==> flow/design.v (excerpt) <==
module axi_timer_counter_top #(
  parameter AXI_ADDR_BW_p = 12     
) (
  input logic  clk,
  input logic  rst_n,
  input logic [AXI_ADDR_BW_p-1:0] i_axi_awaddr,
  input logic  i_axi_awvalid,
  input logic [31:0] i_axi_wdata,
  input logic i_axi_wvalid,
  input logic i_axi_bready,
  input logic [AXI_ADDR_BW_p-1:0] i_axi_araddr,
  input logic i_axi_arvalid,
  input logic i_axi_rready,
  output logic o_axi_awready,
  output logic o_axi_wready,
  output logic [1:0] o_axi_bresp,
  output logic o_axi_bvalid,
  output logic o_axi_arready,
  output logic [31:0] o_axi_rdata,
  output logic [1:0] o_axi_rresp,
  output logic o_axi_rvalid,
  output logic o_cnt0_done,
  output logic o_cnt1_done
);
  logic s_cnt0_en;
  logic s_cnt0_reload;
  logic s_cnt0_count_up;
  logic [31:0] s_cnt0_load_value;
  logic [31:0] s_cnt0_compare_value;
  logic [31:0] s_cnt0_value;
  logic s_cnt1_en;
  logic s_cnt1_reload;
  logic s_cnt1_count_up;
  logic s_cnt1_src;
  logic [31:0] s_cnt1_load_value;
  logic [31:0] s_cnt1_compare_value;
  logic [31:0] s_cnt1_value;
  axi_timer #(
    .AXI_ADDR_BW_p ( AXI_ADDR_BW_p )
  ) axi_timer_inst (
    .clk                  ( clk                   ),
    .rst_n                ( rst_n                 ),
    .i_axi_awaddr         ( i_axi_awaddr          ),
    .i_axi_awvalid        ( i_axi_awvalid         ),
    .i_axi_wdata          ( i_axi_wdata           ),
    .i_axi_wvalid         ( i_axi_wvalid          ),
    .i_axi_bready         ( i_axi_bready          ),
    .i_axi_araddr         ( i_axi_araddr          ),
    .i_axi_arvalid        ( i_axi_arvalid         ),
    .i_axi_rready         ( i_axi_rready          ),
    .o_axi_awready        ( o_axi_awready         ),
    .o_axi_wready         ( o_axi_wready          ),
    .o_axi_bresp          ( o_axi_bresp           ),
    .o_axi_bvalid         ( o_axi_bvalid          ),
    .o_axi_arready        ( o_axi_arready         ),
    .o_axi_rdata          ( o_axi_rdata           ),
    .o_axi_rresp          ( o_axi_rresp           ),
    .o_axi_rvalid         ( o_axi_rvalid          ),
    .o_cnt0_en            ( s_cnt0_en             ),
    .o_cnt0_reload        ( s_cnt0_reload         ),
    .o_cnt0_count_up      ( s_cnt0_count_up       ),
    .o_cnt0_load_value    ( s_cnt0_load_value     ),
  ...
clock: 2.59 ns
lec_check: 0
cap_margin: 5
core_margin: 2
core_utilization: 70
cts_cluster_diameter: 234
cts_cluster_size: 50
setup_slack_margin: 0.74
slew_margin: 20
run.sh (not shown) runs the stock make flow with config.mk's settings and CLKGATE_MAP_FILE=.
The first run died in global routing (DPL-0038).
Change:
CAP_MARGIN = 20   (was 5)
CORE_UTILIZATION = 40   (was 70)
CTS_CLUSTER_DIAMETER = not set   (was 234)
CTS_CLUSTER_SIZE = not set   (was 50)
SETUP_SLACK_MARGIN = not set   (was 0.74)
clock period = 4.34 ns   (was 2.59 ns; I/O delays follow)
Result: This time the run produced a clean layout; die size rose by well over a third; synthesized area is unchanged; synthesized cell count is unchanged.
Change:
CORE_UTILIZATION = 70   (was 40)
PLACE_DENSITY = 0.38   (was not set)
clock period = 3.34 ns   (was 4.34 ns; I/O delays follow)
The changed run produced a clean layout.
Area after synthesis is unchanged.
Worst hold slack stays flat.
Register-to-register slack is worse by 560 ps.
Combinational power grows by 32%.
Power grows by 25%.
Maximum frequency grows by 14%.
Change:
CORE_UTILIZATION = 68   (was 70)
CTS_CLUSTER_SIZE = 31   (was not set)
PLACE_DENSITY = not set   (was 0.38)
SETUP_SLACK_MARGIN = 0.88   (was not set)
clock period = 3.1 ns   (was 3.34 ns; I/O delays follow)
The new run ended with an error in global routing, error DPL-0038.
Die area rose by 2.9%.
Synthesized area does not change.
Synthesized cell count does not change.
Change:
CORE_UTILIZATION = 62   (was 68)
CTS_CLUSTER_SIZE = 100   (was 31)
SETUP_SLACK_MARGIN = not set   (was 0.88)
clock period = 3.35 ns   (was 3.1 ns; I/O delays follow)
Effect: With this change the flow went through all stages and came out clean. Synthesized area stays the same. Die area goes up by roughly a tenth. Synthesized cell count stays the same.
Power and IR drop assume default switching activity.
